==> flow/design.v (excerpt) <==
module cpu_8bit (
    input wire clk,
    input wire reset,
    input wire [7:0] data_in,
    output wire [7:0] data_out,
    output wire [7:0] address,
    output wire mem_write
);
    wire [7:0] instruction;
    wire [3:0] opcode;
    wire [3:0] operand;
    wire [7:0] alu_result;
    wire zero_flag;
    wire carry_flag;
    wire pc_inc;
    wire pc_load;
    wire ir_load;
    wire acc_load;
    wire mar_load;
    wire mdr_load;
    wire addr_sel;
    control_unit ctrl (
        .clk(clk),
        .reset(reset),
        .opcode(opcode),
        .zero_flag(zero_flag),
        .carry_flag(carry_flag),
        .pc_inc(pc_inc),
        .pc_load(pc_load),
        .ir_load(ir_load),
        .acc_load(acc_load),
        .mar_load(mar_load),
        .mdr_load(mdr_load),
        .addr_sel(addr_sel),
        .mem_write(mem_write)
    );
    datapath dp (
        .clk(clk),
        .reset(reset),
        .data_in(data_in),
        .pc_inc(pc_inc),
        .pc_load(pc_load),
        .ir_load(ir_load),
        .acc_load(acc_load),
        .mar_load(mar_load),
        .mdr_load(mdr_load),
        .addr_sel(addr_sel),
        .instruction(instruction),
        .opcode(opcode),
        .operand(operand),
        .alu_result(alu_result),
        .zero_flag(zero_flag),
        .carry_flag(carry_flag),
        .data_out(data_out),
        .address(address)
    );
endmodule
For scale: ~400 cells after synthesis, about 40 flip-flops, about 27 I/O pins, ~2800 sq um of cells after synthesis.
==> flow/config.mk <==
export PLATFORM = sky130hd
export DESIGN_NAME = cpu_8bit
export DESIGN_NICKNAME = cpu_8bit
export VERILOG_FILES = /design/flow/design.v
export SDC_FILE = /design/flow/constraint.sdc
export NUM_CORES = 4
export LEC_CHECK = 0
export ABC_AREA = 1
export CAP_MARGIN = 10
export CELL_PAD_IN_SITES_DETAIL_PLACEMENT = 1
export CELL_PAD_IN_SITES_GLOBAL_PLACEMENT = 3
export CORE_ASPECT_RATIO = 1.32
export CORE_MARGIN = 2
export CORE_UTILIZATION = 20
export CTS_CLUSTER_DIAMETER = 75
export CTS_CLUSTER_SIZE = 89
export GPL_TIMING_DRIVEN = 0
export HOLD_SLACK_MARGIN = -0.09
export MIN_ROUTING_LAYER = met1
export PLACE_DENSITY_LB_ADDON = 0.02
export SETUP_SLACK_MARGIN = 0.56
export SLEW_MARGIN = 20
==> flow/constraint.sdc <==
create_clock -name core_clock -period 3.21 [get_ports {clk}]
set_input_delay 0.6420 -clock core_clock [delete_from_list [all_inputs] [get_ports {clk}]]
set_output_delay 0.6420 -clock core_clock [all_outputs]
set_load 0.01 [all_outputs]
run.sh (not shown) runs the stock make flow with config.mk's settings and CLKGATE_MAP_FILE=.
Next try:
CAP_MARGIN = 20   (was 10)
CELL_PAD_IN_SITES_DETAIL_PLACEMENT = default   (was 1)
CELL_PAD_IN_SITES_GLOBAL_PLACEMENT = default   (was 3)
CORE_ASPECT_RATIO = default   (was 1.32)
CTS_CLUSTER_DIAMETER = default   (was 75)
CTS_CLUSTER_SIZE = 16   (was 89)
GPL_TIMING_DRIVEN = 1   (was 0)
HOLD_SLACK_MARGIN = default   (was -0.09)
PLACE_DENSITY_LB_ADDON = default   (was 0.02)
SETUP_SLACK_MARGIN = -0.25   (was 0.56)
clock period = 2.49 ns   (was 3.21 ns; I/O delays follow)
The new run finished but fails on setup timing.
Power is higher by about a fifth.
Routed wire length falls by a quarter to a third.
Worst hold slack barely changes.
Worst setup slack is worse by 0.82 ns.
Clock skew is about the same.
Count of clock-buffer cells in the layout came out lower by 1.
Critical path depth rises by 11.
Non-clock buffer count is higher by 15.
Cell count is higher by a few percent.
Clock power went up by a quarter to a third.
Die size stays flat.
Next try:
CORE_UTILIZATION = 56   (was 20)
CTS_CLUSTER_DIAMETER = 331   (was default)
TNS_END_PERCENT = 5   (was default)
After rerunning:
- The changed run completed, yet does not pass: setup timing
- worst setup slack improved by 0.011 ns
- worst hold slack is better by 0.0056 ns
- routed wire length shrinks by 6.3%
- clock-buffer cell count is unchanged
- power shrinks by about 0.65%
- synthesized cell count does not change
- synthesized area stays the same
Next try:
CORE_UTILIZATION = 68   (was 56)
CTS_CLUSTER_DIAMETER = 129   (was 331)
SETUP_SLACK_MARGIN = -0.18   (was -0.25)
TNS_END_PERCENT = default   (was 5)
clock period = 2.19 ns   (was 2.49 ns; I/O delays follow)
Outcome: The new run finished but fails on setup timing. Total power is higher by 32%. Worst setup slack got worse by 0.13 ns. Global-route usage rose by 18 points. Die area drops by 17%. Final cell count goes down by 0.96%. Count of clock-buffer cells in the layout is unchanged. Via count increases by 26%. Synthesized area stays the same.
Next try:
ABC_AREA = default   (was 1)
CORE_UTILIZATION = 62   (was 68)
CTS_CLUSTER_DIAMETER = default   (was 129)
CTS_CLUSTER_SIZE = default   (was 16)
GPL_TIMING_DRIVEN = default   (was 1)
MIN_ROUTING_LAYER = default   (was met1)
SETUP_SLACK_MARGIN = default   (was -0.18)
clock period = 5.85 ns   (was 2.19 ns; I/O delays follow)
After rerunning: This time the run finished clean. Utilization falls by 18 points. Synthesized cell count falls by 25%. Final cell count falls by 28%. Global-route usage falls by 18 points. Die area rises by 12%. Sequential share of layout area rises by 3.5 points. Setup slack gets better by 2.5 ns. Sequential power falls by 57%. Non-clock buffer count falls by 35. Wire length falls by 41%. Clock-buffer cell count rises by 1.

* * *

north:
Starting RTL as in the previous note.
make LEC_CHECK=0 CAP_MARGIN=20 CORE_MARGIN=2 CORE_UTILIZATION=40 SLEW_MARGIN=20 finish   # period 2.02 ns
Although north finished all stages, its layout failed final checks on setup timing.
--- input diff north..south ---
Settings: changing the clock period (ns, I/O delays scaled along) from 2.02 to 4.0.
==> comparison <==
Flop share of the area in south is 4.8 points higher than in north
Re final cell count: north was higher than south.
Diff north -> south: first-pass GRT wire length has decreased, final routed wire length divided by cell count has increased.
south | status: complete | timing, DRC, antenna: pass
south — cell area after layout 16% lower, north as reference
Per the comparison of south with north, net switching power down about 60%; utilization after layout down 9.3 points.
Changes observed in south relative to north: detailed-route wire length has decreased, setup slack has increased.
Power and IR drop assume default switching activity.
